[run.sh]
#!/bin/bash
# the make line also repeats each setting of config.mk as NAME=value (left out here)
make -C /OpenROAD-flow-scripts/flow DESIGN_CONFIG=/design/flow/config.mk WORK_HOME=/design/flow/orfs CLKGATE_MAP_FILE= finish
[config.mk]
export PLATFORM = sky130hd
export DESIGN_NAME = cordic_dds
export DESIGN_NICKNAME = cordic_dds
export VERILOG_FILES = /design/flow/design.v
export SDC_FILE = /design/flow/constraint.sdc
export NUM_CORES = 4
export LEC_CHECK = 0
export CAP_MARGIN = 20
export CELL_PAD_IN_SITES_GLOBAL_PLACEMENT = 2
export CORE_MARGIN = 2
export CORE_UTILIZATION = 64
export GPL_TIMING_DRIVEN = 1
export SETUP_SLACK_MARGIN = -0.12
export SLEW_MARGIN = 5
export TNS_END_PERCENT = 90
[constraint.sdc]
create_clock -name core_clock -period 1.65 [get_ports {clk}]
set_input_delay 0.3300 -clock core_clock [delete_from_list [all_inputs] [get_ports {clk}]]
set_output_delay 0.3300 -clock core_clock [all_outputs]
set_load 0.01 [all_outputs]
[design.v]
`timescale 1ns / 1ps
module cordic_sin_cos#(
 parameter OUT_WIDTH = 16,
 parameter OUT_REGISTER_EN = 1,
 parameter K = 16'h4DBA
)(
 input                       clk,
 input                       rst_n,
 input  [19:0]               angle,
 output [OUT_WIDTH-1:0]      cos_o,
 output [OUT_WIDTH-1:0]      sin_o
    );
    localparam OUT_WIDTH_EXP = 4;
    localparam K_EXP = {K,{OUT_WIDTH_EXP{1'b0}}};
    localparam ITERATION_NUM = OUT_WIDTH;
    localparam [16*21-1:0] actan_table =  { 21'h20000,21'h12E40,21'h09FB4,21'h05111,
                                            21'h028B1,21'h0145D,21'h00A2F,21'h00518,
                                            21'h0028C,21'h00146,21'h000A3,21'h00051,
                                            21'h00029,21'h00014,21'h0000A,21'h00005};
    reg  signed [OUT_WIDTH+OUT_WIDTH_EXP:0]   real_x[0:ITERATION_NUM];
    reg  signed [OUT_WIDTH+OUT_WIDTH_EXP:0]   imag_y[0:ITERATION_NUM];
    reg  signed [20:0]                        angl_z[0:ITERATION_NUM];
    wire        [1:0]                         quadrant;
    reg  signed [OUT_WIDTH+OUT_WIDTH_EXP:0]   init_x;
    reg  signed [OUT_WIDTH+OUT_WIDTH_EXP:0]   init_y;
    reg  signed [20:0]                        init_z;
    assign quadrant = angle[19:18];
    always @(quadrant,angle) begin
        case (quadrant)
            2'b00:begin
                init_x = K_EXP;
                init_y = 0;
                init_z = {1'b0,angle};
            end
            2'b01:begin
                init_x = -K_EXP;
                init_y = 0;
                init_z = {3'b111,angle[17:0]};
            end
            2'b10: begin
                init_x = -K_EXP;
                init_y = 0;
                init_z = {3'b000,angle[17:0]};
            end
            2'b11:begin
                init_x = K_EXP;
                init_y = 0;
                init_z = {1'b1,angle};
            end
            default:begin
                init_x = 0;
                init_y = 0;
                init_z = 0;
            end
        endcase
    end
    always@(posedge clk or negedge rst_n)  
    begin
        if(rst_n == 1'b0)begin
            real_x[0] <= 'h0;
            imag_y[0] <= 'h0;
            angl_z[0] <= 'h0;
        end else begin
            real_x[0] <= init_x;
            imag_y[0] <= init_y;
            angl_z[0] <= init_z;
        end
    end
    genvar i;
    generate
        for (i = 1 ; i <= ITERATION_NUM; i= i + 1)
        begin: iter
                always@(posedge clk or negedge rst_n)  
                    begin
                        if(rst_n == 1'b0)begin
                            real_x[i] <= 'h0;
                            imag_y[i] <= 'h0;
                            angl_z[i] <= 'h0;
                        end else if(angl_z[i-1][20]==1'b1)begin  
                            real_x[i] <= real_x[i-1] + ( imag_y[i-1]>>>(i-1) );
                            imag_y[i] <= imag_y[i-1] - ( real_x[i-1]>>>(i-1) );
                            angl_z[i] <= angl_z[i-1] + $signed(actan_table[(21*(16-i+1)-1)-:21]);
                        end else begin
                            real_x[i] <= real_x[i-1] - ( imag_y[i-1]>>>(i-1) );
                            imag_y[i] <= imag_y[i-1] + ( real_x[i-1]>>>(i-1) );
                            angl_z[i] <= angl_z[i-1] - $signed(actan_table[(21*(16-i+1)-1)-:21]);
                        end
                    end
        end
    endgenerate
    wire [OUT_WIDTH:0]   real_x_cut;
    wire [OUT_WIDTH:0]   imag_y_cut;
    reg  [OUT_WIDTH-1:0] cos_over_pro;
    reg  [OUT_WIDTH-1:0] sin_over_pro;
    assign real_x_cut = real_x[ITERATION_NUM][OUT_WIDTH+OUT_WIDTH_EXP:OUT_WIDTH_EXP];
    assign imag_y_cut = imag_y[ITERATION_NUM][OUT_WIDTH+OUT_WIDTH_EXP:OUT_WIDTH_EXP];
    always@(*)begin
            case(real_x_cut[OUT_WIDTH:OUT_WIDTH-1])
                2'b00:cos_over_pro = real_x_cut[OUT_WIDTH-1:0];
                2'b01:cos_over_pro = {1'b0,{(OUT_WIDTH-1){1'b1}}};
                2'b10:cos_over_pro = {1'b1,{(OUT_WIDTH-2){1'b0}},1'b1};
                2'b11:cos_over_pro = real_x_cut[OUT_WIDTH-1:0];
                default:cos_over_pro = real_x_cut[OUT_WIDTH-1:0];
            endcase
    end
    always@(*)begin
            case(imag_y_cut[OUT_WIDTH:OUT_WIDTH-1])
                2'b00:sin_over_pro = imag_y_cut[OUT_WIDTH-1:0];
                2'b01:sin_over_pro = {1'b0,{(OUT_WIDTH-1){1'b1}}};
                2'b10:sin_over_pro = {1'b1,{(OUT_WIDTH-2){1'b0}},1'b1};
                2'b11:sin_over_pro = imag_y_cut[OUT_WIDTH-1:0];
                default:sin_over_pro = imag_y_cut[OUT_WIDTH-1:0];
            endcase
    end
    generate if (OUT_REGISTER_EN == 1'b1) begin:reg_out
        reg [OUT_WIDTH-1:0] cos_r;
        reg [OUT_WIDTH-1:0] sin_r;
        always@(posedge clk or negedge rst_n) begin
            if(rst_n == 1'b0)begin
                cos_r <= 'h0;
                sin_r <= 'h0;
            end else begin
                cos_r <= cos_over_pro;
                sin_r <= sin_over_pro;
            end
        end
        assign cos_o = cos_r;
        assign sin_o = sin_r;
    end else begin:no_reg_out
        assign cos_o = cos_over_pro;
        assign sin_o = sin_over_pro;
    end
    endgenerate
endmodule
`timescale 1ns / 1ps
module cordic_dds #(
 parameter OUT_WIDTH = 16,
 parameter OUT_REGISTER_EN = 1,
 parameter FREQ_WORD_INIITIAL = 32'h6D3A06,  
 parameter PHASE_WORD_INIITIAL = 0,
 parameter K = 16'h4DBA
)(
 input                      clk,
 input                      rst_n,
 input                      cfg_vld,
 input      [31:0]          cfg_freq_word,
 input      [31:0]          cfg_phase_word,
 output reg                 sig_vld_o,
 output     [OUT_WIDTH-1:0] sin_o,
 output     [OUT_WIDTH-1:0] cos_o
    );
 localparam PRO_DELAY = OUT_WIDTH + OUT_REGISTER_EN;
 reg [31:0] phase_accum;  
 reg [31:0] add_freq_wd;
 reg [4:0]  pro_cnt;
 always@(posedge clk or negedge rst_n)  
 begin
     if(rst_n == 1'b0)begin
         phase_accum <= PHASE_WORD_INIITIAL;
         add_freq_wd <= FREQ_WORD_INIITIAL;
     end else if(cfg_vld == 1'b1)begin 
         phase_accum <= cfg_phase_word;
         add_freq_wd <= cfg_freq_word;
     end else begin
         phase_accum <=  phase_accum + add_freq_wd;
     end
 end
 always@(posedge clk or negedge rst_n)  
 begin
     if(rst_n == 1'b0)begin
         pro_cnt <= 'h0;
         sig_vld_o <= 1'b0;
     end else if(pro_cnt == PRO_DELAY) begin
         pro_cnt <=  pro_cnt;
         sig_vld_o <= 1'b1;
     end else begin
         pro_cnt <=  pro_cnt + 1'b1;
         sig_vld_o <= 1'b0;
     end
 end
 cordic_sin_cos #(
 .OUT_WIDTH (OUT_WIDTH),
 .OUT_REGISTER_EN(OUT_REGISTER_EN),
 .K(K)
 )cordic_sin_cos_inst(
 .clk    (clk),
 .rst_n  (rst_n),
 .angle  (phase_accum[31:12]),
 .cos_o  (cos_o),
 .sin_o  (sin_o)
  );
endmodule
==> results of run 1 <==
==> impl_metrics.json, run 1 <==
{
  "die_w_um": 347,
  "status": "aborted with a tool error",
  "floorplan.rows": 125,
  "synth-adder-area-share": 0.173,
  "compound_area_frac": 0.183,
  "synthDominantAreaCellType": "sky130_fd_sc_hd__dfrtp_1",
  "yosys_most_used_dff": "sky130_fd_sc_hd__dfrtp_1",
  "post-synth-top-area-fraction": 0.343,
  "design.core.area_um2": 116000,
  "simple_gate_portion_of_the_synthesized_area": 0.130,
  "async_reset_ff_frac": 1.00,
  "ys_chip_area_um2": 75200,
  "synth.lib_cells_used.distinct": 89,
  "dieArea_um2": 120000,
  "edf_count": 0,
  "netlist_area_um2": 75200,
  "syn_nets": 9134,
  "synth.most_common_cell": "sky130_fd_sc_hd__dfrtp_1",
  "ys.warnings.count": 5,
  "ys.flops": 1041,
  "chipHeight_um": 347,
  "run_error": "[ERROR GPL-0301] Utilization 112.835 % exceeds 100%.",
  "synth-seq-area-share": 0.347,
  "syn-instance-count": 8052,
  "largest_combinational_cell_category_by_area": "AND-OR/OR-AND gates",
  "post_synth_main_area_contributors": "sky130_fd_sc_hd__dfrtp_1 (34%), sky130_fd_sc_hd__ha_1 (16%), sky130_fd_sc_hd__xnor2_1 (8.0%)",
  "synth.mux.area_fraction": 0.0198,
  "common_cells": "sky130_fd_sc_hd__dfrtp_1 (1030), sky130_fd_sc_hd__ha_1 (975), sky130_fd_sc_hd__a21oi_1 (797), sky130_fd_sc_hd__xnor2_1 (691), sky130_fd_sc_hd__nor2_1 (669)",
  "ys_sh_xor": 0.118,
  "stop_stage": "3_1_place_gp_skip_io",
  "yosysCellCount": 8052,
  "post_synth.cell_area_avg_um2": 9.34,
  "floorplan.initialDensity": 0.646
}
==> inputs of run 2 (changes only) <==
- CELL_PAD_IN_SITES_GLOBAL_PLACEMENT: 2 -> default
- CORE_UTILIZATION: 64 -> 67
- CTS_CLUSTER_DIAMETER: default -> 196
- CTS_CLUSTER_SIZE: default -> 97
- GPL_TIMING_DRIVEN: 1 -> default
- PLACE_DENSITY: default -> 0.42
- SETUP_SLACK_MARGIN: -0.12 -> 0.33
- SLEW_MARGIN: 5 -> 20
- TNS_END_PERCENT: 90 -> 10
- clock period: 1.65 -> 2.13 ns (I/O delays scaled with it)
==> run 2 against run 1 <==
The run fails in 5_1_grt. Synthesized cell count unchanged. Area after synthesis unchanged. Die area down 4.4%.
==> impl_metrics.json, run 2 <==
{
  "common_cells": "sky130_fd_sc_hd__dfrtp_1 (1030), sky130_fd_sc_hd__ha_1 (975), sky130_fd_sc_hd__a21oi_1 (797), sky130_fd_sc_hd__xnor2_1 (691), sky130_fd_sc_hd__nor2_1 (669)",
  "ys.warnings.count": 5,
  "dieArea_um2": 115000,
  "synth-adder-area-share": 0.173,
  "gpl.final_weighted_congestion": 0.987,
  "detailed_place.area_um2": 100000,
  "compound_area_frac": 0.183,
  "synthDominantAreaCellType": "sky130_fd_sc_hd__dfrtp_1",
  "ys_sh_xor": 0.118,
  "design.core.area_um2": 111000,
  "cts_root_buf": "sky130_fd_sc_hd__clkbuf_16",
  "syn_nets": 9134,
  "post-synth-top-area-fraction": 0.343,
  "synth.mux.area_fraction": 0.0198,
  "numClockSinks": 1041,
  "yosys_most_used_dff": "sky130_fd_sc_hd__dfrtp_1",
  "post_dp_hpwl_mm": 197,
  "post_synth_main_area_contributors": "sky130_fd_sc_hd__dfrtp_1 (34%), sky130_fd_sc_hd__ha_1 (16%), sky130_fd_sc_hd__xnor2_1 (8.0%)",
  "edf_count": 0,
  "die_w_um": 339,
  "globalRoute.totalOverflow": 11800,
  "netlist_area_um2": 75200,
  "status": "aborted with a tool error",
  "ys_chip_area_um2": 75200,
  "simple_gate_portion_of_the_synthesized_area": 0.130,
  "chipHeight_um": 339,
  "synth.lib_cells_used.distinct": 89,
  "grt_use_total": 1.03,
  "dp.cells": 12300,
  "yosysCellCount": 8052,
  "cts_max_level": 1,
  "largest_combinational_cell_category_by_area": "AND-OR/OR-AND gates",
  "run_error": "[ERROR GRT-0232] Routing congestion too high. Check the congestion heatmap in the GUI.",
  "async_reset_ff_frac": 1.00,
  "floorplan.rows": 122,
  "syn-instance-count": 8052,
  "top_level_ports": 100,
  "clock_tree.buffer_depth": 3,
  "ys.flops": 1041,
  "numPortBuffers": 99,
  "synth.most_common_cell": "sky130_fd_sc_hd__dfrtp_1",
  "post_synth.cell_area_avg_um2": 9.34,
  "cts_buffers": 15,
  "synth-seq-area-share": 0.347,
  "floorplan.initialDensity": 0.678,
  "stop_stage": "5_1_grt"
}
[run 2: timing repair]
item	CTS
endpoints found under the setup margin	835
cloned	0
pin swaps	377
buffers inserted	165
hold buffers	1
gates resized	599
hold endpoints to repair	188
[run 2: metal layers]
metal / global-route usage / GRT overflow
met1: 0.906 / 105
met2: 1.39 / 9475
met3: 0.751 / 130
met4: 1.16 / 2084
met5: 0.392 / 11
[run 2: through the flow]
stage          worst slack (ps)
2_1_floorplan             -1180
3_3_place_gp              -1290
3_5_place_dp              -1750
4_1_cts                   -1400
==> inputs of run 3 (changes only) <==
- ABC_AREA: default -> 1
- CAP_MARGIN: 20 -> 5
- CELL_PAD_IN_SITES_DETAIL_PLACEMENT: default -> 1
- CORE_ASPECT_RATIO: default -> 1.11
- CORE_MARGIN: 2 -> 3
- CORE_UTILIZATION: 67 -> 68
- CTS_CLUSTER_DIAMETER: 196 -> default
- CTS_CLUSTER_SIZE: 97 -> 16
- GPL_TIMING_DRIVEN: default -> 0
- MAX_ROUTING_LAYER: default -> met4
- PLACE_DENSITY: 0.42 -> default
- SETUP_SLACK_MARGIN: 0.33 -> 0.1
- TNS_END_PERCENT: 10 -> default
- clock period: 2.13 -> 5.0 ns (I/O delays scaled with it)
==> run 3 against run 2 <==
The run fails in 3_5_place_dp. Die area grew 13%. Area after synthesis grew 14%. Synthesized cell count grew 46%.
==> impl_metrics.json, run 3 <==
{
  "status": "aborted with a tool error",
  "floorplan.initialDensity": 0.687,
  "gpl.final_weighted_congestion": 1.03,
  "numPortBuffers": 99,
  "stop_stage": "3_5_place_dp",
  "syn-instance-count": 11800,
  "design.core.area_um2": 124000,
  "synth.mux.area_fraction": 0,
  "top_level_ports": 100,
  "synth.lib_cells_used.distinct": 69,
  "synth.most_common_cell": "sky130_fd_sc_hd__nand2_1",
  "yosysCellCount": 11800,
  "compound_area_frac": 0.125,
  "ys_sh_xor": 0.0868,
  "die_w_um": 343,
  "synthDominantAreaCellType": "sky130_fd_sc_hd__dfrtp_1",
  "ys.flops": 1041,
  "dieArea_um2": 130000,
  "post_synth_main_area_contributors": "sky130_fd_sc_hd__dfrtp_1 (30%), sky130_fd_sc_hd__ha_1 (14%), sky130_fd_sc_hd__nand2_1 (14%)",
  "post-synth-top-area-fraction": 0.301,
  "async_reset_ff_frac": 1.00,
  "edf_count": 0,
  "yosys_most_used_dff": "sky130_fd_sc_hd__dfrtp_1",
  "simple_gate_portion_of_the_synthesized_area": 0.267,
  "netlist_area_um2": 85500,
  "floorplan.rows": 136,
  "syn_nets": 12900,
  "chipHeight_um": 380,
  "synth-seq-area-share": 0.305,
  "ys_chip_area_um2": 85500,
  "synth-adder-area-share": 0.152,
  "common_cells": "sky130_fd_sc_hd__nand2_1 (3126), sky130_fd_sc_hd__inv_1 (1374), sky130_fd_sc_hd__nor2_1 (1177), sky130_fd_sc_hd__dfrtp_1 (1030), sky130_fd_sc_hd__ha_1 (975)",
  "largest_combinational_cell_category_by_area": "simple AND/OR/NAND/NOR gates",
  "post_synth.cell_area_avg_um2": 7.26,
  "ys.warnings.count": 5,
  "run_error": "[ERROR DPL-0033] detailed placement checks failed during check placement."
}
-- run 3: stage by stage --
stage	setup WS, ps	area, µm²
2_1_floorplan	2120	85500
3_3_place_gp	-40150	88600
==> inputs of run 4 (changes only) <==
- ABC_AREA: 1 -> default
- CAP_MARGIN: 5 -> 20
- CELL_PAD_IN_SITES_DETAIL_PLACEMENT: 1 -> default
- CELL_PAD_IN_SITES_GLOBAL_PLACEMENT: default -> 0
- CORE_ASPECT_RATIO: 1.11 -> default
- CORE_MARGIN: 3 -> 2
- CORE_UTILIZATION: 68 -> 70
- CTS_CLUSTER_SIZE: 16 -> 37
- GPL_TIMING_DRIVEN: 0 -> 1
- MAX_ROUTING_LAYER: met4 -> default
- SETUP_SLACK_MARGIN: 0.1 -> default
- SLEW_MARGIN: 20 -> 40
- TNS_END_PERCENT: default -> 90
- clock period: 5.0 -> 3.03 ns (I/O delays scaled with it)
==> run 4 against run 3 <==
The run fails in 5_1_grt. Area after synthesis shrank 12%. Synthesized cell count shrank 32%. Die area shrank 15%.
==> impl_metrics.json, run 4 <==
{
  "post_synth_main_area_contributors": "sky130_fd_sc_hd__dfrtp_1 (34%), sky130_fd_sc_hd__ha_1 (16%), sky130_fd_sc_hd__xnor2_1 (8.0%)",
  "syn_nets": 9134,
  "gpl.final_weighted_congestion": 0.965,
  "floorplan.initialDensity": 0.704,
  "synth.lib_cells_used.distinct": 89,
  "numPortBuffers": 99,
  "cts_buffers": 111,
  "synth-seq-area-share": 0.347,
  "clock_tree.buffer_depth": 3,
  "numClockSinks": 1041,
  "run_error": "[ERROR DPL-0038] Utilization greater than 100%, impossible to legalize",
  "ys_chip_area_um2": 75200,
  "detailed_place.area_um2": 89200,
  "dp.cells": 10800,
  "top_level_ports": 100,
  "compound_area_frac": 0.183,
  "simple_gate_portion_of_the_synthesized_area": 0.130,
  "ys.flops": 1041,
  "ys_sh_xor": 0.118,
  "edf_count": 0,
  "cts_root_buf": "sky130_fd_sc_hd__clkbuf_16",
  "async_reset_ff_frac": 1.00,
  "netlist_area_um2": 75200,
  "synthDominantAreaCellType": "sky130_fd_sc_hd__dfrtp_1",
  "synth.most_common_cell": "sky130_fd_sc_hd__dfrtp_1",
  "chipHeight_um": 332,
  "synth.mux.area_fraction": 0.0198,
  "post_synth.cell_area_avg_um2": 9.34,
  "design.core.area_um2": 107000,
  "largest_combinational_cell_category_by_area": "AND-OR/OR-AND gates",
  "stop_stage": "5_1_grt",
  "post-synth-top-area-fraction": 0.343,
  "die_w_um": 332,
  "status": "aborted with a tool error",
  "place_ws_ps": -410,
  "common_cells": "sky130_fd_sc_hd__dfrtp_1 (1030), sky130_fd_sc_hd__ha_1 (975), sky130_fd_sc_hd__a21oi_1 (797), sky130_fd_sc_hd__xnor2_1 (691), sky130_fd_sc_hd__nor2_1 (669)",
  "cts_max_level": 3,
  "ys.warnings.count": 5,
  "synth-adder-area-share": 0.173,
  "post_dp_hpwl_mm": 163,
  "yosys_most_used_dff": "sky130_fd_sc_hd__dfrtp_1",
  "syn-instance-count": 8052,
  "dieArea_um2": 110000,
  "floorplan.rows": 120,
  "yosysCellCount": 8052
}
-- run 4: timing repair --
item                                   4_1_cts
gates resized                              795
pin swaps                                  563
setup buffers                              254
gates cloned                                 0
hold buffers                                 1
setup endpoints to repair                  295
endpoints found under the hold margin       35
-- run 4: per-stage QoR --
| stage | setup TNS, ps | hold slack, ps |
|---|---|---|
| after global placement | -18290 | 332 |
| after detailed placement | -39520 | 335 |
| after floorplan | -2390 | 310 |
| after CTS | -13500 | 260 |
==> inputs of run 5 (changes only) <==
- CAP_MARGIN: 20 -> 40
- CELL_PAD_IN_SITES_GLOBAL_PLACEMENT: 0 -> default
- CORE_UTILIZATION: 70 -> 72
- CTS_CLUSTER_DIAMETER: default -> 225
- CTS_CLUSTER_SIZE: 37 -> 56
- GPL_TIMING_DRIVEN: 1 -> default
- SETUP_SLACK_MARGIN: default -> -0.23
- SLEW_MARGIN: 40 -> 20
- TNS_END_PERCENT: 90 -> default
- clock period: 3.03 -> 2.73 ns (I/O delays scaled with it)
==> run 5 against run 4 <==
The flow again stops in 5_1_grt. Area after synthesis did not move. Synthesized cell count unchanged. Die area shrank 2.7%.
==> impl_metrics.json, run 5 <==
{
  "floorplan.initialDensity": 0.727,
  "common_cells": "sky130_fd_sc_hd__dfrtp_1 (1030), sky130_fd_sc_hd__ha_1 (975), sky130_fd_sc_hd__a21oi_1 (797), sky130_fd_sc_hd__xnor2_1 (691), sky130_fd_sc_hd__nor2_1 (669)",
  "stop_stage": "5_1_grt",
  "async_reset_ff_frac": 1.00,
  "ys.warnings.count": 5,
  "cts_buffers": 22,
  "dieArea_um2": 107000,
  "synth.mux.area_fraction": 0.0198,
  "run_error": "[ERROR DPL-0038] Utilization greater than 100%, impossible to legalize",
  "post_synth_main_area_contributors": "sky130_fd_sc_hd__dfrtp_1 (34%), sky130_fd_sc_hd__ha_1 (16%), sky130_fd_sc_hd__xnor2_1 (8.0%)",
  "synth.most_common_cell": "sky130_fd_sc_hd__dfrtp_1",
  "syn_nets": 9134,
  "edf_count": 0,
  "largest_combinational_cell_category_by_area": "AND-OR/OR-AND gates",
  "cts_root_buf": "sky130_fd_sc_hd__clkbuf_16",
  "netlist_area_um2": 75200,
  "yosys_most_used_dff": "sky130_fd_sc_hd__dfrtp_1",
  "synthDominantAreaCellType": "sky130_fd_sc_hd__dfrtp_1",
  "compound_area_frac": 0.183,
  "numPortBuffers": 99,
  "synth-seq-area-share": 0.347,
  "ys.flops": 1041,
  "design.core.area_um2": 103000,
  "chipHeight_um": 327,
  "post_dp_hpwl_mm": 179,
  "die_w_um": 327,
  "floorplan.rows": 118,
  "cts_max_level": 1,
  "place_ws_ps": -819,
  "ys_sh_xor": 0.118,
  "ys_chip_area_um2": 75200,
  "gpl.final_weighted_congestion": 0.985,
  "post-synth-top-area-fraction": 0.343,
  "top_level_ports": 100,
  "clock_tree.buffer_depth": 3,
  "post_synth.cell_area_avg_um2": 9.34,
  "status": "aborted with a tool error",
  "simple_gate_portion_of_the_synthesized_area": 0.130,
  "yosysCellCount": 8052,
  "numClockSinks": 1041,
  "syn-instance-count": 8052,
  "dp.cells": 11400,
  "synth-adder-area-share": 0.173,
  "synth.lib_cells_used.distinct": 89
}
-- run 5: what timing repair did --
item / 4_1_cts
hold buffers: 1
cloned: 1
setup buffers: 138
pin swaps: 270
endpoints found under the setup margin: 346
hold endpoints to repair: 48
gates resized: 397
-- run 5: metrics by stage --
stage | instance area (µm²) | hold slack (ps) | utilization
3_5_place_dp | 94000 | 335 | 0.908
4_1_cts | 97300 | 259 | 0.940
3_3_place_gp | 94000 | 333 | 0.908
2_1_floorplan | 76600 | 250 | -
==> inputs of run 6 (changes only) <==
- CAP_MARGIN: 40 -> 15
- CELL_PAD_IN_SITES_GLOBAL_PLACEMENT: default -> 3
- CORE_ASPECT_RATIO: default -> 0.51
- CORE_UTILIZATION: 72 -> 50
- CTS_CLUSTER_DIAMETER: 225 -> 195
- CTS_CLUSTER_SIZE: 56 -> 37
- GPL_ROUTABILITY_DRIVEN: default -> 1
- GPL_TIMING_DRIVEN: default -> 1
- HOLD_SLACK_MARGIN: default -> 0.01
- PLACE_DENSITY_LB_ADDON: default -> 0.27
- SETUP_SLACK_MARGIN: -0.23 -> default
- SLEW_MARGIN: 20 -> 15
- TNS_END_PERCENT: default -> 90
- clock period: 2.73 -> 2.56 ns (I/O delays scaled with it)
==> run 6 against run 5 <==
The run fails in 3_1_place_gp_skip_io. Die area up 44%. Area after synthesis stayed put. Synthesized cell count unchanged.
==> impl_metrics.json, run 6 <==
{
  "status": "aborted with a tool error",
  "stop_stage": "3_1_place_gp_skip_io",
  "run_error": "[ERROR FLW-0024] Place density exceeds 1.0 (current PLACE_DENSITY_LB_ADDON =  0.27). Please check if the value of  PLACE_DENSITY_LB_ADDON is between 0 and 0.99.",
  "floorplan.initialDensity": 0.505,
  "post_synth.cell_area_avg_um2": 9.34,
  "chipHeight_um": 281,
  "yosys_most_used_dff": "sky130_fd_sc_hd__dfrtp_1",
  "compound_area_frac": 0.183,
  "largest_combinational_cell_category_by_area": "AND-OR/OR-AND gates",
  "ys_sh_xor": 0.118,
  "synth.most_common_cell": "sky130_fd_sc_hd__dfrtp_1",
  "syn_nets": 9134,
  "simple_gate_portion_of_the_synthesized_area": 0.130,
  "edf_count": 0,
  "common_cells": "sky130_fd_sc_hd__dfrtp_1 (1030), sky130_fd_sc_hd__ha_1 (975), sky130_fd_sc_hd__a21oi_1 (797), sky130_fd_sc_hd__xnor2_1 (691), sky130_fd_sc_hd__nor2_1 (669)",
  "yosysCellCount": 8052,
  "ys_chip_area_um2": 75200,
  "post_synth_main_area_contributors": "sky130_fd_sc_hd__dfrtp_1 (34%), sky130_fd_sc_hd__ha_1 (16%), sky130_fd_sc_hd__xnor2_1 (8.0%)",
  "netlist_area_um2": 75200,
  "syn-instance-count": 8052,
  "ys.flops": 1041,
  "floorplan.rows": 101,
  "dieArea_um2": 154000,
  "post-synth-top-area-fraction": 0.343,
  "synthDominantAreaCellType": "sky130_fd_sc_hd__dfrtp_1",
  "die_w_um": 547,
  "ys.warnings.count": 5,
  "design.core.area_um2": 149000,
  "async_reset_ff_frac": 1.00,
  "synth.mux.area_fraction": 0.0198,
  "synth.lib_cells_used.distinct": 89,
  "synth-adder-area-share": 0.173,
  "synth-seq-area-share": 0.347
}
==> inputs of run 7 (changes only) <==
- CAP_MARGIN: 15 -> 20
- CELL_PAD_IN_SITES_GLOBAL_PLACEMENT: 3 -> 1
- CORE_ASPECT_RATIO: 0.51 -> default
- CORE_UTILIZATION: 50 -> 18
- CTS_CLUSTER_DIAMETER: 195 -> 39
- CTS_CLUSTER_SIZE: 37 -> 30
- GPL_ROUTABILITY_DRIVEN: 1 -> 0
- GPL_TIMING_DRIVEN: 1 -> default
- HOLD_SLACK_MARGIN: 0.01 -> default
- MIN_ROUTING_LAYER: default -> met2
- PLACE_DENSITY_LB_ADDON: 0.27 -> 0.16
- SETUP_SLACK_MARGIN: default -> 0.46
- SLEW_MARGIN: 15 -> 20
- TNS_END_PERCENT: 90 -> default
- clock period: 2.56 -> 3.08 ns (I/O delays scaled with it)
==> run 7 against run 6 <==
Area after synthesis is the same. The layout now fails its checks (setup timing). Synthesized cell count is the same. Die area grew to 2.8 times the previous value.
==> impl_metrics.json, run 7 <==
{
  "status": "complete, but fails checks",
  "violatedChecks": "setup timing",
  "nets": 11700,
  "reg2reg_slack_ps": -460,
  "combGateArea_um2": 58200,
  "post_synth.cell_area_avg_um2": 9.34,
  "grt_use_total": 0.188,
  "synth-seq-area-share": 0.347,
  "starting_drc_count_in_detailed_routing": 9660,
  "worst_r2r_endpoint": "cordic_sin_cos_inst.real_x[14][16]",
  "critical_path.reg2reg.startpoint": "cordic_sin_cos_inst.imag_y[13][14]",
  "ys_sh_xor": 0.118,
  "rsz0062_at_grt": "true",
  "layout.core_utilization": 0.293,
  "ys.flops": 1041,
  "cts_max_level": 4,
  "timing.slew.headroom": 0.441,
  "globalRoute.totalOverflow": 0,
  "synth.most_common_cell": "sky130_fd_sc_hd__dfrtp_1",
  "path_delay_family": "AND-OR/OR-AND gates",
  "simple_gate_portion_of_the_synthesized_area": 0.130,
  "numPortBuffers": 99,
  "floorplan.initialDensity": 0.181,
  "first_pass_iters": 9,
  "setup_slack_ps": -457,
  "yosys_most_used_dff": "sky130_fd_sc_hd__dfrtp_1",
  "critical_path.endpoint_type": "flop",
  "skew_ps": 93.9,
  "cts_buffers": 230,
  "critical_path.most_common_cell": "sky130_fd_sc_hd__buf_4",
  "critical-path-slowest-cell": "sky130_fd_sc_hd__dfrtp_1",
  "design.core.area_um2": 416000,
  "top_level_ports": 100,
  "worst-path-buf-inv": 5,
  "final.fill_count": 43600,
  "criticalPathCategory": "reg2reg",
  "max_fo_critical_path": 3,
  "yosysCellCount": 8052,
  "min_period_ps": 3540,
  "cp-endpoint": "cordic_sin_cos_inst.real_x[14][16]",
  "route.antenna.remaining_nets": 0,
  "timing.critical_path.required_ps": 3920,
  "min-delay-start": "cfg_vld",
  "layout.area.seq_um2": 26100,
  "largest_combinational_cell_category_by_area": "AND-OR/OR-AND gates",
  "edf_count": 0,
  "syn2layout_area_growth_pct": 62.1,
  "floorplan.rows": 237,
  "worstHoldPathCells": 2,
  "post_dp_hpwl_mm": 209,
  "vias_per_cell": 5.85,
  "first_global_vias": 109000,
  "common_cells": "sky130_fd_sc_hd__dfrtp_1 (1030), sky130_fd_sc_hd__ha_1 (975), sky130_fd_sc_hd__a21oi_1 (797), sky130_fd_sc_hd__xnor2_1 (691), sky130_fd_sc_hd__nor2_1 (669)",
  "first_pass_grt_wire_length_mm": 414,
  "netlist_area_um2": 75200,
  "crit_start": "cordic_sin_cos_inst.imag_y[13][14]",
  "numClockSinks": 1041,
  "cts_root_buf": "sky130_fd_sc_hd__clkbuf_16",
  "dieArea_um2": 423000,
  "ys_chip_area_um2": 75200,
  "grt_max_degree": 80,
  "warning_count": 89,
  "synth.lib_cells_used.distinct": 89,
  "die_w_um": 650,
  "wire_per_inst_um": 16.9,
  "worst_setup_path_start_kind": "flop",
  "hold_viol": 0,
  "clk_pin_slew_ps": 50,
  "async_reset_ff_frac": 1.00,
  "length_in_cells_of_the_worst_reg_to_reg_path": 17,
  "cp.arrival_ps": 4370,
  "hold_end": "phase_accum[22]",
  "synthDominantAreaCellType": "sky130_fd_sc_hd__dfrtp_1",
  "number_of_antenna_violations_at_the_first_check_in_global_routing": 1,
  "ys.warnings.count": 5,
  "drc": 0,
  "routed-via-count": 95600,
  "syn-instance-count": 8052,
  "synth-adder-area-share": 0.173,
  "compound_area_frac": 0.183,
  "timing.critical_path.depth": 17,
  "clock_tree.buffer_depth": 4,
  "part_of_the_cycle_the_worst_path_needs": 1.15,
  "final_wl_mm": 276,
  "clock_insertion_delay_at_the_later_pin_of_the_skew_report_ps": 930,
  "achievable-frequency_mhz": 283,
  "max-cap-violations": 0,
  "synth.mux.area_fraction": 0.0198,
  "tritoncts": "yes",
  "timing.final.setup_violations": 140,
  "post-synth-top-area-fraction": 0.343,
  "max_stage_delay_ps": 380,
  "post_synth_main_area_contributors": "sky130_fd_sc_hd__dfrtp_1 (34%), sky130_fd_sc_hd__ha_1 (16%), sky130_fd_sc_hd__xnor2_1 (8.0%)",
  "chipHeight_um": 650,
  "report.final.slew_viol_count": 0,
  "syn_nets": 9134,
  "timing.hold.worst.class": "in2reg",
  "timing.critical_path.cells": "inv_1, ha_2, nand3b_1, or3_1, ha_1, a21oi_1, buf_4, ha_4, and3_4, buf_4, a311o_1, o21ai_2, buf_4, buf_6, o21bai_4, a211oi_2, nor2_1",
  "tightest_slew_ps": 818
}
[run 7: repair_timing]
item                       4_1_cts  5_1_grt
pin swaps                      739      759
setup buffers                  339      236
hold endpoints to repair         9        0
cloned                           3        1
hold buffers                     1        0
gates resized                 1066     1040
setup endpoints to repair      526      569
[run 7: metal layers]
metal | global-route usage | vias to the layer above | wire length (µm)
li1 | - | 33800 | -
met1 | - | 35300 | 0
met2 | 0.228 | 25200 | 151000
met3 | 0.256 | 1306 | 112000
met4 | 0.0276 | 36 | 11800
met5 | 0.0195 | - | 1040
[run 7: metrics by stage]
stage	setup slack [ps]	instances	TNS (ps)	hold slack, ps	cell area, µm²
2_1_floorplan	-228	8052	-1340	320	77800
3_3_place_gp	-467	15300	-36620	332	98700
3_5_place_dp	-506	15300	-36740	335	98700
4_1_cts	-347	16100	-13800	30.4	115000
5_1_grt	-689	16300	-51280	137	122000
6_report	-457	16300	-18020	109	122000
[run 7: final cells by class]
class                   count  share of cell area
repair inverters            1           0.0000513
multi-input cells        6430               0.477
repair buffers           2476               0.169
flip-flops and latches   1041               0.214
clock inverters           160              0.0167
diodes                      5            0.000103
clock buffers             269              0.0508
well taps                5497              0.0564
inverters                 462              0.0151
==> inputs of run 8 (changes only) <==
- CELL_PAD_IN_SITES_GLOBAL_PLACEMENT: 1 -> 0
- CORE_UTILIZATION: 18 -> 54
- CTS_CLUSTER_DIAMETER: 39 -> default
- CTS_CLUSTER_SIZE: 30 -> 62
- GPL_ROUTABILITY_DRIVEN: 0 -> default
- MAX_ROUTING_LAYER: default -> met5
- MIN_ROUTING_LAYER: met2 -> default
- PLACE_DENSITY_LB_ADDON: 0.16 -> 0.07
- SETUP_SLACK_MARGIN: 0.46 -> default
- clock period: 3.08 -> 3.8 ns (I/O delays scaled with it)
==> run 8 against run 7 <==
The run now finishes clean. Non-clock buffer count down 2181. Register-to-register slack improved by 590 ps. Synthesized cell count is the same. Via count is 39% lower. Critical path type unchanged.
==> impl_metrics.json, run 8 <==
{
  "worst_setup_path_start_kind": "flop",
  "max_stage_delay_ps": 660,
  "clock_insertion_delay_at_the_later_pin_of_the_skew_report_ps": 740,
  "netlist_area_um2": 75200,
  "first_pass_iters": 6,
  "max_fo_critical_path": 5,
  "warning_count": 87,
  "yosysCellCount": 8052,
  "report.final.slew_viol_count": 0,
  "floorplan.rows": 136,
  "design.core.area_um2": 138000,
  "skew_ps": 36.3,
  "numPortBuffers": 99,
  "clock_tree.buffer_depth": 3,
  "timing.slew.headroom": 0.408,
  "post-synth-top-area-fraction": 0.343,
  "number_of_antenna_violations_at_the_first_check_in_global_routing": 3,
  "routed-via-count": 58600,
  "cts_buffers": 117,
  "grt_use_total": 0.253,
  "layout.core_utilization": 0.611,
  "cts_max_level": 3,
  "timing.final.setup_violations": 0,
  "globalRoute.totalOverflow": 0,
  "ys.flops": 1041,
  "timing.critical_path.required_ps": 4420,
  "criticalPathCategory": "reg2reg",
  "synthDominantAreaCellType": "sky130_fd_sc_hd__dfrtp_1",
  "ys.warnings.count": 5,
  "wire_per_inst_um": 17.6,
  "timing.critical_path.cells": "or4_1, o311ai_4, buf_4, nand2_1, ha_1, a21o_1, a21oi_1, nand2_1, a21oi_1, nor3_1, o21a_1, o21a_1, o2111a_1, a211o_1",
  "post_cts_hold_buffer_count": 0,
  "antenna_cells": 0,
  "syn_nets": 9134,
  "holdWs_ps": 37.0,
  "post_synth_main_area_contributors": "sky130_fd_sc_hd__dfrtp_1 (34%), sky130_fd_sc_hd__ha_1 (16%), sky130_fd_sc_hd__xnor2_1 (8.0%)",
  "edf_count": 0,
  "vias_per_cell": 5.73,
  "numClockSinks": 1041,
  "synth-adder-area-share": 0.173,
  "post_dp_hpwl_mm": 143,
  "cp.arrival_ps": 4290,
  "synth.lib_cells_used.distinct": 89,
  "final_wl_mm": 180,
  "synth.most_common_cell": "sky130_fd_sc_hd__dfrtp_1",
  "grt_max_degree": 99,
  "top_level_ports": 100,
  "post_synth.cell_area_avg_um2": 9.34,
  "max-cap-violations": 0,
  "critical_path.reg2reg.startpoint": "cordic_sin_cos_inst.imag_y[14][16]",
  "path_delay_family": "AND-OR/OR-AND gates",
  "timing.hold.worst.class": "in2async",
  "first_pass_grt_wire_length_mm": 295,
  "die_w_um": 377,
  "syn-instance-count": 8052,
  "tritoncts": "yes",
  "synth-seq-area-share": 0.347,
  "achievable-frequency_mhz": 272,
  "timing.critical_path.depth": 14,
  "yosys_most_used_dff": "sky130_fd_sc_hd__dfrtp_1",
  "cts_root_buf": "sky130_fd_sc_hd__clkbuf_16",
  "ys_sh_xor": 0.118,
  "worst-path-buf-inv": 1,
  "part_of_the_cycle_the_worst_path_needs": 0.966,
  "chipHeight_um": 377,
  "finalInstanceArea_um2": 84100,
  "gpl.final_weighted_congestion": 0.914,
  "setup_slack_ps": 130,
  "floorplan.initialDensity": 0.546,
  "worst_r2r_endpoint": "cordic_sin_cos_inst.real_x[15][20]",
  "ys_chip_area_um2": 75200,
  "length_in_cells_of_the_worst_reg_to_reg_path": 14,
  "hold_viol": 0,
  "drc": 0,
  "route.antenna.remaining_nets": 0,
  "clk_pin_slew_ps": 70,
  "first_global_vias": 57200,
  "critical_path.endpoint_type": "flop",
  "min_period_ps": 3670,
  "synth.mux.area_fraction": 0.0198,
  "dieArea_um2": 142000,
  "reg2reg_slack_ps": 130,
  "common_cells": "sky130_fd_sc_hd__dfrtp_1 (1030), sky130_fd_sc_hd__ha_1 (975), sky130_fd_sc_hd__a21oi_1 (797), sky130_fd_sc_hd__xnor2_1 (691), sky130_fd_sc_hd__nor2_1 (669)",
  "detailed_place.area_um2": 79600,
  "largest_combinational_cell_category_by_area": "AND-OR/OR-AND gates",
  "starting_drc_count_in_detailed_routing": 3492,
  "async_reset_ff_frac": 1.00,
  "cp-endpoint": "cordic_sin_cos_inst.real_x[15][20]",
  "simple_gate_portion_of_the_synthesized_area": 0.130,
  "critical-path-slowest-cell": "sky130_fd_sc_hd__or4_1",
  "compound_area_frac": 0.183,
  "tightest_slew_ps": 885,
  "place_ws_ps": -81.4,
  "crit_start": "cordic_sin_cos_inst.imag_y[14][16]",
  "syn2layout_area_growth_pct": 11.9,
  "nets": 9429,
  "status": "complete, no violations"
}
-- run 8: final cells by class --
cell class                      instances  area, µm²
Multi-Input combinational cell       6430      47400
Sequential cell                      1041      26100
Clock inverter                         60        762
Inverter                              462       1740
Fill cell                           11900      53700
Timing Repair Buffer                  295       2630
Clock buffer                          157       3300
Tap cell                             1794       2240
-- run 8: metal layers --
layer / global-route usage / vias to the layer above / share of wire
met1: 0.355 / 28000 / 0.47
met3: 0.0277 / 218 / 0.040
met2: 0.419 / 1102 / 0.47
li1: - / 29400 / -
met4: 0.0549 / 2 / 0.020
met5: 0 / - / 0.000072
-- run 8: timing repair --
item                                    CTS  global route
resized                                   1           116
pin swaps                                 0             7
endpoints found under the setup margin    2            89
setup buffers                             0             5
-- run 8: through the flow --
| stage | setup TNS [ps] | instances |
|---|---|---|
| global placement | -331 | 10000 |
| finish | 0 | 10200 |
| detailed placement | -150 | 10000 |
| global route | -114 | 10200 |
| CTS | 0 | 10200 |
| floorplan | 0 | 8052 |
==> inputs of run 9 (changes only) <==
- CELL_PAD_IN_SITES_GLOBAL_PLACEMENT: 0 -> default
- CORE_UTILIZATION: 54 -> 72
- CTS_CLUSTER_SIZE: 62 -> 35
- HOLD_SLACK_MARGIN: default -> -0.09
- MAX_ROUTING_LAYER: met5 -> default
- PLACE_DENSITY: default -> 0.66
- PLACE_DENSITY_LB_ADDON: 0.07 -> default
- clock period: 3.8 -> 3.24 ns (I/O delays scaled with it)
==> run 9 against run 8 <==
Setup slack worse by 650 ps. Clock skew down 5.4 ps. Fmax down 2.4%. Highest routed layer unchanged. Final area up 13%. Clock-buffer cell count down 9. Wire length up 41%. The layout now fails its checks (hold timing, setup timing). Critical endpoint is now cordic_sin_cos_inst.imag_y[5][10]. Critical path type unchanged.
==> impl_metrics.json, run 9 <==
{
  "status": "complete, but fails checks",
  "violatedChecks": "hold timing, setup timing",
  "globalRoute.totalOverflow": 0,
  "timing.slew.headroom": 0.392,
  "first_pass_grt_wire_length_mm": 339,
  "grt_max_degree": 79,
  "critical_path.reg2reg.startpoint": "cordic_sin_cos_inst.angl_z[4][20]",
  "ys_chip_area_um2": 75200,
  "worst-path-buf-inv": 3,
  "timing.critical_path.depth": 14,
  "grt_use_total": 0.386,
  "drc": 0,
  "achievable-frequency_mhz": 266,
  "simple_gate_portion_of_the_synthesized_area": 0.130,
  "hold_viol": 10,
  "common_cells": "sky130_fd_sc_hd__dfrtp_1 (1030), sky130_fd_sc_hd__ha_1 (975), sky130_fd_sc_hd__a21oi_1 (797), sky130_fd_sc_hd__xnor2_1 (691), sky130_fd_sc_hd__nor2_1 (669)",
  "post_dp_hpwl_mm": 153,
  "min_period_ps": 3760,
  "part_of_the_cycle_the_worst_path_needs": 1.16,
  "route.antenna.remaining_nets": 0,
  "detailed_place.area_um2": 84800,
  "numPortBuffers": 99,
  "post-synth-top-area-fraction": 0.343,
  "critical-path-slowest-cell": "sky130_fd_sc_hd__dfrtp_2",
  "timing.final.setup_violations": 150,
  "wire_per_inst_um": 23.6,
  "nets": 10300,
  "ys.flops": 1041,
  "synthDominantAreaCellType": "sky130_fd_sc_hd__dfrtp_1",
  "die_w_um": 327,
  "setup_slack_ps": -520,
  "ys.warnings.count": 5,
  "first_global_vias": 67100,
  "timing.critical_path.required_ps": 3800,
  "numClockSinks": 1041,
  "syn_nets": 9134,
  "floorplan.rows": 118,
  "clock_insertion_delay_at_the_later_pin_of_the_skew_report_ps": 730,
  "max-cap-violations": 0,
  "syn2layout_area_growth_pct": 26.0,
  "ys_sh_xor": 0.118,
  "synth.mux.area_fraction": 0.0198,
  "critical_path.endpoint_type": "flop",
  "floorplan.initialDensity": 0.727,
  "max_fo_critical_path": 12,
  "synth.most_common_cell": "sky130_fd_sc_hd__dfrtp_1",
  "async_reset_ff_frac": 1.00,
  "synth-seq-area-share": 0.347,
  "timing.critical_path.cells": "buf_6, mux2i_1, buf_4, fa_1, a21o_1, a21oi_2, o21bai_1, a31oi_1, buf_4, nor2b_1, o21ai_0, nand2b_1, a21oi_1, xnor2_1",
  "cts_max_level": 3,
  "vias_per_cell": 6.81,
  "design.core.area_um2": 103000,
  "chipHeight_um": 327,
  "skew_ps": 30.9,
  "rsz0062_at_grt": "true",
  "timing.hold.worst.class": "in2async",
  "yosys_most_used_dff": "sky130_fd_sc_hd__dfrtp_1",
  "combGateArea_um2": 51500,
  "cp-endpoint": "cordic_sin_cos_inst.imag_y[5][10]",
  "cp.arrival_ps": 4320,
  "edf_count": 0,
  "syn-instance-count": 8052,
  "clock_tree.buffer_depth": 3,
  "yosysCellCount": 8052,
  "clk_pin_slew_ps": 70,
  "holdWs_ps": -71.8,
  "number_of_antenna_violations_at_the_first_check_in_global_routing": 7,
  "max_stage_delay_ps": 520,
  "reg2reg_slack_ps": -520,
  "compound_area_frac": 0.183,
  "synth-adder-area-share": 0.173,
  "cts_buffers": 111,
  "gpl.final_weighted_congestion": 0.970,
  "final.fill_count": 4012,
  "largest_combinational_cell_category_by_area": "AND-OR/OR-AND gates",
  "finalInstanceArea_um2": 94800,
  "crit_start": "cordic_sin_cos_inst.angl_z[4][20]",
  "warning_count": 92,
  "path_delay_family": "AND-OR/OR-AND gates",
  "dieArea_um2": 107000,
  "criticalPathCategory": "reg2reg",
  "layout.area.seq_um2": 26100,
  "tritoncts": "yes",
  "top_level_ports": 100,
  "first_pass_iters": 16,
  "final_wl_mm": 253,
  "tightest_slew_ps": 908,
  "starting_drc_count_in_detailed_routing": 8463,
  "critical_path.most_common_cell": "sky130_fd_sc_hd__buf_4",
  "synth.lib_cells_used.distinct": 89,
  "cts_root_buf": "sky130_fd_sc_hd__clkbuf_16",
  "routed-via-count": 73000,
  "netlist_area_um2": 75200,
  "worst_r2r_endpoint": "cordic_sin_cos_inst.imag_y[5][10]",
  "length_in_cells_of_the_worst_reg_to_reg_path": 14,
  "post_synth_main_area_contributors": "sky130_fd_sc_hd__dfrtp_1 (34%), sky130_fd_sc_hd__ha_1 (16%), sky130_fd_sc_hd__xnor2_1 (8.0%)",
  "worst_setup_path_start_kind": "flop",
  "post_synth.cell_area_avg_um2": 9.34,
  "report.final.slew_viol_count": 0
}
==> run 9: final cells by class <==
class                           instances  area share
Antenna cell                            1   0.0000264
Clock buffer                          148      0.0331
Clock inverter                         59     0.00776
Inverter                              462      0.0185
Multi-Input combinational cell       6430       0.543
Sequential cell                      1041       0.275
Tap cell                             1380      0.0182
Timing Repair Buffer                 1198       0.104
==> run 9: metrics by stage <==
| step | setup slack, ps | std cells | setup TNS [ps] | hold slack [ps] | utilization |
|---|---|---|---|---|---|
| floorplan | -68.4 | 8052 | -142 | 331 | - |
| global placement | -267 | 10300 | -2140 | 333 | 0.819 |
| detailed placement | -312 | 10300 | -9880 | 335 | 0.819 |
| CTS | -128 | 10600 | -1500 | -62.2 | 0.870 |
| global route | -599 | 10700 | -36420 | -51.3 | 0.916 |
| finish | -520 | 10700 | -19120 | -71.8 | 0.916 |
==> run 9: repair_timing <==
item	in CTS	in global routing
hold buffers	0	0
setup endpoints to repair	161	265
pin swaps	153	450
gates resized	261	824
setup buffers	56	151
hold endpoints to repair	0	0
cloned	0	1
==> run 9: layer usage <==
| metal | GRT usage | share of wire | wire (µm) |
|---|---|---|---|
| met5 | 0 | 0.00028 | 72 |
| met4 | 0.156 | 0.075 | 19000 |
| met3 | 0.0540 | 0.094 | 23800 |
| met2 | 0.669 | 0.47 | 120000 |
| met1 | 0.487 | 0.36 | 90300 |
==> inputs of run 10 (changes only) <==
- CORE_UTILIZATION: 72 -> 70
- CTS_CLUSTER_SIZE: 35 -> 86
- HOLD_SLACK_MARGIN: -0.09 -> default
- PLACE_DENSITY: 0.66 -> default
- SETUP_SLACK_MARGIN: default -> 1.05
- TNS_END_PERCENT: default -> 5
- clock period: 3.24 -> 3.62 ns (I/O delays scaled with it)
==> run 10 against run 9 <==
The layout fails its checks (setup timing). Fmax fell by 1.8%. Setup slack improved by 310 ps. Sequential share of layout area increased by 1.6 points. Clock skew decreased by 8.2 ps. Via count decreased by 11%. Core utilization fell by 7.4 points. Wire length is 17% lower. Flip-flop count is the same.
==> impl_metrics.json, run 10 <==
{
  "number_of_antenna_violations_at_the_first_check_in_global_routing": 6,
  "routed-via-count": 65200,
  "cp-endpoint": "cordic_sin_cos_inst.imag_y[4][19]",
  "ys.flops": 1041,
  "layout.core_utilization": 0.842,
  "design.core.area_um2": 107000,
  "vias_per_cell": 6.38,
  "cts_max_level": 3,
  "antenna_cells": 0,
  "clock_tree.buffer_depth": 3,
  "max_fo_critical_path": 4,
  "clk_pin_slew_ps": 60,
  "worst_r2r_endpoint": "cordic_sin_cos_inst.imag_y[4][19]",
  "synth-adder-area-share": 0.173,
  "synth.mux.area_fraction": 0.0198,
  "final.setup.tns_ps": -208,
  "max_stage_delay_ps": 590,
  "yosys_most_used_dff": "sky130_fd_sc_hd__dfrtp_1",
  "path_delay_family": "AND-OR/OR-AND gates",
  "synth.lib_cells_used.distinct": 89,
  "achievable-frequency_mhz": 261,
  "first_global_vias": 63100,
  "ys_sh_xor": 0.118,
  "syn2layout_area_growth_pct": 19.5,
  "timing.slew.headroom": 0.415,
  "numClockSinks": 1041,
  "largest_combinational_cell_category_by_area": "AND-OR/OR-AND gates",
  "synth-seq-area-share": 0.347,
  "worst-path-buf-inv": 2,
  "post_dp_hpwl_mm": 144,
  "die_w_um": 332,
  "compound_area_frac": 0.183,
  "timing.hold.worst.class": "in2async",
  "layoutNonFillerInstCount": 10200,
  "yosysCellCount": 8052,
  "timing.critical_path.required_ps": 4260,
  "worst_setup_path_start_kind": "flop",
  "synth.most_common_cell": "sky130_fd_sc_hd__dfrtp_1",
  "final.fill_count": 5927,
  "top_level_ports": 100,
  "length_in_cells_of_the_worst_reg_to_reg_path": 14,
  "gpl.final_weighted_congestion": 0.960,
  "first_pass_grt_wire_length_mm": 319,
  "critical_path.endpoint_type": "flop",
  "chipHeight_um": 332,
  "starting_drc_count_in_detailed_routing": 5199,
  "max-cap-violations": 0,
  "part_of_the_cycle_the_worst_path_needs": 1.06,
  "report.final.slew_viol_count": 0,
  "min_period_ps": 3830,
  "async_reset_ff_frac": 1.00,
  "timing.critical_path.cells": "inv_1, ha_4, buf_4, nor2_1, xnor2_1, ha_1, a31oi_1, o21bai_1, a21o_1, a311oi_1, o21ai_0, a31o_2, a21oi_1, xnor2_1",
  "grt_max_degree": 98,
  "clock_insertion_delay_at_the_later_pin_of_the_skew_report_ps": 730,
  "post_synth.cell_area_avg_um2": 9.34,
  "ys_chip_area_um2": 75200,
  "syn-instance-count": 8052,
  "critical-path-slowest-cell": "sky130_fd_sc_hd__a31oi_1",
  "cts_buffers": 110,
  "syn_nets": 9134,
  "first_pass_iters": 8,
  "grt_use_total": 0.351,
  "globalRoute.totalOverflow": 0,
  "final_wl_mm": 211,
  "skew_ps": 22.7,
  "warning_count": 92,
  "synthDominantAreaCellType": "sky130_fd_sc_hd__dfrtp_1",
  "nets": 9796,
  "tightest_slew_ps": 855,
  "route.antenna.remaining_nets": 0,
  "edf_count": 0,
  "timing.critical_path.depth": 14,
  "dp.cells": 9648,
  "wire_per_inst_um": 20.7,
  "post_synth_main_area_contributors": "sky130_fd_sc_hd__dfrtp_1 (34%), sky130_fd_sc_hd__ha_1 (16%), sky130_fd_sc_hd__xnor2_1 (8.0%)",
  "status": "complete, but fails checks",
  "rsz0062_at_grt": "true",
  "critical_path.most_common_cell": "sky130_fd_sc_hd__xnor2_1",
  "critical_path.reg2reg.startpoint": "cordic_sin_cos_inst.real_x[3][4]",
  "violatedChecks": "setup timing",
  "crit_start": "cordic_sin_cos_inst.real_x[3][4]",
  "timing.final.setup_violations": 1,
  "netlist_area_um2": 75200,
  "floorplan.rows": 120,
  "dieArea_um2": 110000,
  "tritoncts": "yes",
  "numPortBuffers": 99,
  "reg2reg_slack_ps": -210,
  "hold_viol": 0,
  "setup_slack_ps": -208,
  "cp.arrival_ps": 4470,
  "drc": 0,
  "cts_root_buf": "sky130_fd_sc_hd__clkbuf_16",
  "holdWs_ps": 22.1,
  "post-synth-top-area-fraction": 0.343,
  "common_cells": "sky130_fd_sc_hd__dfrtp_1 (1030), sky130_fd_sc_hd__ha_1 (975), sky130_fd_sc_hd__a21oi_1 (797), sky130_fd_sc_hd__xnor2_1 (691), sky130_fd_sc_hd__nor2_1 (669)",
  "criticalPathCategory": "reg2reg",
  "floorplan.initialDensity": 0.704,
  "ys.warnings.count": 5,
  "simple_gate_portion_of_the_synthesized_area": 0.130
}
==> run 10: metal layers <==
layer  wire length, µm  global-route usage
met1             83300               0.446
met2            103000               0.611
met3             14500              0.0497
met4              9860               0.125
met5                59                   0
==> run 10: cell type report <==
class | instances | area [µm²] | area share
clock buffers | 146 | 3140 | 0.0349
repair buffers | 669 | 5640 | 0.0628
inverters | 462 | 1780 | 0.0198
multi-input cells | 6430 | 50700 | 0.564
well taps | 1403 | 1760 | 0.0195
flip-flops and latches | 1041 | 26100 | 0.291
clock inverters | 57 | 726 | 0.00808
==> run 10: stage by stage <==
stage               setup slack, ps  area, µm²
finish                         -208      89800
global route                   -332      89800
CTS                             245      86700
detailed placement             -166      79900
global placement              -15.2      79900
floorplan                       312      75900
==> run 10: timing repair <==
| action | in CTS | in global routing |
|---|---|---|
| setup endpoints to repair | 550 | 576 |
| hold buffers | 0 | 0 |
| cloned | 1 | 0 |
| buffers inserted | 193 | 163 |
| endpoints found under the hold margin | 0 | 0 |
| resized | 365 | 433 |
| pin swaps | 199 | 251 |
==> inputs of run 11 (changes only) <==
- CELL_PAD_IN_SITES_GLOBAL_PLACEMENT: default -> 0
- CORE_UTILIZATION: 70 -> 72
- CTS_CLUSTER_DIAMETER: default -> 228
- CTS_CLUSTER_SIZE: 86 -> default
- GPL_TIMING_DRIVEN: default -> 1
- SETUP_SLACK_MARGIN: 1.05 -> default
- SLEW_MARGIN: 20 -> 5
- TNS_END_PERCENT: 5 -> 90
- clock period: 3.62 -> 2.93 ns (I/O delays scaled with it)
==> run 11 against run 10 <==
The flow now stops in 4_1_cts. Synthesized cell count is the same. Die area shrank 2.7%. Area after synthesis is the same.
==> impl_metrics.json, run 11 <==
{
  "synth-adder-area-share": 0.173,
  "post_dp_hpwl_mm": 169,
  "post_synth.cell_area_avg_um2": 9.34,
  "synth.most_common_cell": "sky130_fd_sc_hd__dfrtp_1",
  "simple_gate_portion_of_the_synthesized_area": 0.130,
  "synth.lib_cells_used.distinct": 89,
  "yosys_most_used_dff": "sky130_fd_sc_hd__dfrtp_1",
  "stop_stage": "4_1_cts",
  "edf_count": 0,
  "syn-instance-count": 8052,
  "die_w_um": 327,
  "dieArea_um2": 107000,
  "post_synth_main_area_contributors": "sky130_fd_sc_hd__dfrtp_1 (34%), sky130_fd_sc_hd__ha_1 (16%), sky130_fd_sc_hd__xnor2_1 (8.0%)",
  "ys.flops": 1041,
  "floorplan.rows": 118,
  "status": "aborted with a tool error",
  "post-synth-top-area-fraction": 0.343,
  "numPortBuffers": 99,
  "common_cells": "sky130_fd_sc_hd__dfrtp_1 (1030), sky130_fd_sc_hd__ha_1 (975), sky130_fd_sc_hd__a21oi_1 (797), sky130_fd_sc_hd__xnor2_1 (691), sky130_fd_sc_hd__nor2_1 (669)",
  "compound_area_frac": 0.183,
  "design.core.area_um2": 103000,
  "run_error": "[ERROR DPL-0033] detailed placement checks failed during check placement.",
  "ys_chip_area_um2": 75200,
  "synthDominantAreaCellType": "sky130_fd_sc_hd__dfrtp_1",
  "yosysCellCount": 8052,
  "ys_sh_xor": 0.118,
  "chipHeight_um": 327,
  "netlist_area_um2": 75200,
  "place_ws_ps": -566,
  "ys.warnings.count": 5,
  "gpl.final_weighted_congestion": 0.969,
  "floorplan.initialDensity": 0.727,
  "async_reset_ff_frac": 1.00,
  "synth-seq-area-share": 0.347,
  "synth.mux.area_fraction": 0.0198,
  "top_level_ports": 100,
  "syn_nets": 9134,
  "largest_combinational_cell_category_by_area": "AND-OR/OR-AND gates"
}
[run 11: per-stage QoR]
stage | std cells | instance area (µm²) | utilization
floorplan | 8052 | 76700 | -
global placement | 11000 | 90700 | 0.876
detailed placement | 11000 | 90700 | 0.876
==> inputs of run 12 (changes only) <==
- CELL_PAD_IN_SITES_GLOBAL_PLACEMENT: 0 -> 2
- CORE_UTILIZATION: 72 -> 65
- CTS_CLUSTER_DIAMETER: 228 -> default
- CTS_CLUSTER_SIZE: default -> 78
- SETUP_SLACK_MARGIN: default -> 0.48
- clock period: 2.93 -> 1.65 ns (I/O delays scaled with it)
==> run 12 against run 11 <==
Area after synthesis stayed put. Die area is 11% higher. Synthesized cell count stayed put. The flow stops in 3_1_place_gp_skip_io.
==> impl_metrics.json, run 12 <==
{
  "status": "aborted with a tool error",
  "stop_stage": "3_1_place_gp_skip_io",
  "run_error": "[ERROR GPL-0301] Utilization 114.686 % exceeds 100%.",
  "floorplan.rows": 124,
  "design.core.area_um2": 115000,
  "yosysCellCount": 8052,
  "largest_combinational_cell_category_by_area": "AND-OR/OR-AND gates",
  "netlist_area_um2": 75200,
  "post_synth_main_area_contributors": "sky130_fd_sc_hd__dfrtp_1 (34%), sky130_fd_sc_hd__ha_1 (16%), sky130_fd_sc_hd__xnor2_1 (8.0%)",
  "ys_sh_xor": 0.118,
  "synthDominantAreaCellType": "sky130_fd_sc_hd__dfrtp_1",
  "chipHeight_um": 344,
  "ys.flops": 1041,
  "syn_nets": 9134,
  "async_reset_ff_frac": 1.00,
  "post_synth.cell_area_avg_um2": 9.34,
  "syn-instance-count": 8052,
  "post-synth-top-area-fraction": 0.343,
  "synth.most_common_cell": "sky130_fd_sc_hd__dfrtp_1",
  "simple_gate_portion_of_the_synthesized_area": 0.130,
  "synth-adder-area-share": 0.173,
  "edf_count": 0,
  "yosys_most_used_dff": "sky130_fd_sc_hd__dfrtp_1",
  "synth-seq-area-share": 0.347,
  "synth.mux.area_fraction": 0.0198,
  "die_w_um": 344,
  "dieArea_um2": 118000,
  "common_cells": "sky130_fd_sc_hd__dfrtp_1 (1030), sky130_fd_sc_hd__ha_1 (975), sky130_fd_sc_hd__a21oi_1 (797), sky130_fd_sc_hd__xnor2_1 (691), sky130_fd_sc_hd__nor2_1 (669)",
  "floorplan.initialDensity": 0.657,
  "synth.lib_cells_used.distinct": 89,
  "compound_area_frac": 0.183,
  "ys_chip_area_um2": 75200,
  "ys.warnings.count": 5
}
==> inputs of run 13 (changes only) <==
- CELL_PAD_IN_SITES_GLOBAL_PLACEMENT: 2 -> default
- CORE_UTILIZATION: 65 -> 72
- CTS_CLUSTER_DIAMETER: default -> 378
- CTS_CLUSTER_SIZE: 78 -> 100
- GPL_TIMING_DRIVEN: 1 -> default
- SETUP_SLACK_MARGIN: 0.48 -> -0.26
- SLEW_MARGIN: 5 -> 20
- TNS_END_PERCENT: 90 -> default
- clock period: 1.65 -> 2.89 ns (I/O delays scaled with it)
==> run 13 against run 12 <==
The run fails in 5_1_grt. Area after synthesis unchanged. Die area down 9.6%. Synthesized cell count unchanged.
==> impl_metrics.json, run 13 <==
{
  "floorplan.rows": 118,
  "post_synth.cell_area_avg_um2": 9.34,
  "post_dp_hpwl_mm": 170,
  "numClockSinks": 1041,
  "cts_max_level": 1,
  "synth.lib_cells_used.distinct": 89,
  "synth-seq-area-share": 0.347,
  "ys_chip_area_um2": 75200,
  "syn_nets": 9134,
  "ys.flops": 1041,
  "syn-instance-count": 8052,
  "die_w_um": 327,
  "cts_root_buf": "sky130_fd_sc_hd__clkbuf_16",
  "post-synth-top-area-fraction": 0.343,
  "gpl.final_weighted_congestion": 0.958,
  "design.core.area_um2": 103000,
  "largest_combinational_cell_category_by_area": "AND-OR/OR-AND gates",
  "clock_tree.buffer_depth": 3,
  "dp.cells": 11200,
  "compound_area_frac": 0.183,
  "grt_use_total": 1.09,
  "dieArea_um2": 107000,
  "cts_buffers": 14,
  "yosys_most_used_dff": "sky130_fd_sc_hd__dfrtp_1",
  "common_cells": "sky130_fd_sc_hd__dfrtp_1 (1030), sky130_fd_sc_hd__ha_1 (975), sky130_fd_sc_hd__a21oi_1 (797), sky130_fd_sc_hd__xnor2_1 (691), sky130_fd_sc_hd__nor2_1 (669)",
  "synthDominantAreaCellType": "sky130_fd_sc_hd__dfrtp_1",
  "globalRoute.totalOverflow": 13900,
  "edf_count": 0,
  "synth-adder-area-share": 0.173,
  "post_synth_main_area_contributors": "sky130_fd_sc_hd__dfrtp_1 (34%), sky130_fd_sc_hd__ha_1 (16%), sky130_fd_sc_hd__xnor2_1 (8.0%)",
  "top_level_ports": 100,
  "run_error": "[ERROR GRT-0232] Routing congestion too high. Check the congestion heatmap in the GUI.",
  "stop_stage": "5_1_grt",
  "simple_gate_portion_of_the_synthesized_area": 0.130,
  "yosysCellCount": 8052,
  "numPortBuffers": 99,
  "synth.mux.area_fraction": 0.0198,
  "chipHeight_um": 327,
  "floorplan.initialDensity": 0.727,
  "status": "aborted with a tool error",
  "netlist_area_um2": 75200,
  "ys.warnings.count": 5,
  "async_reset_ff_frac": 1.00,
  "synth.most_common_cell": "sky130_fd_sc_hd__dfrtp_1",
  "ys_sh_xor": 0.118
}
[run 13: routing by layer]
metal,GRT overflow,track usage
met4,2438,1.22
met5,25,0.417
met2,11200,1.51
met1,108,0.924
met3,150,0.793
[run 13: stage by stage]
stage	setup TNS, ps	util	setup WS (ps)	hold slack [ps]	cell area [µm²]
after floorplan	-27150	-	-418	282	75600
after global placement	-58890	0.882	-468	332	91300
after detailed placement	-99020	0.882	-792	335	91300
after CTS	-64830	0.918	-507	222	95000
[run 13: repair_timing]
item	in CTS
pin swaps	322
resized	554
setup endpoints to repair	252
hold buffers	1
setup buffers	182
endpoints found under the hold margin	34
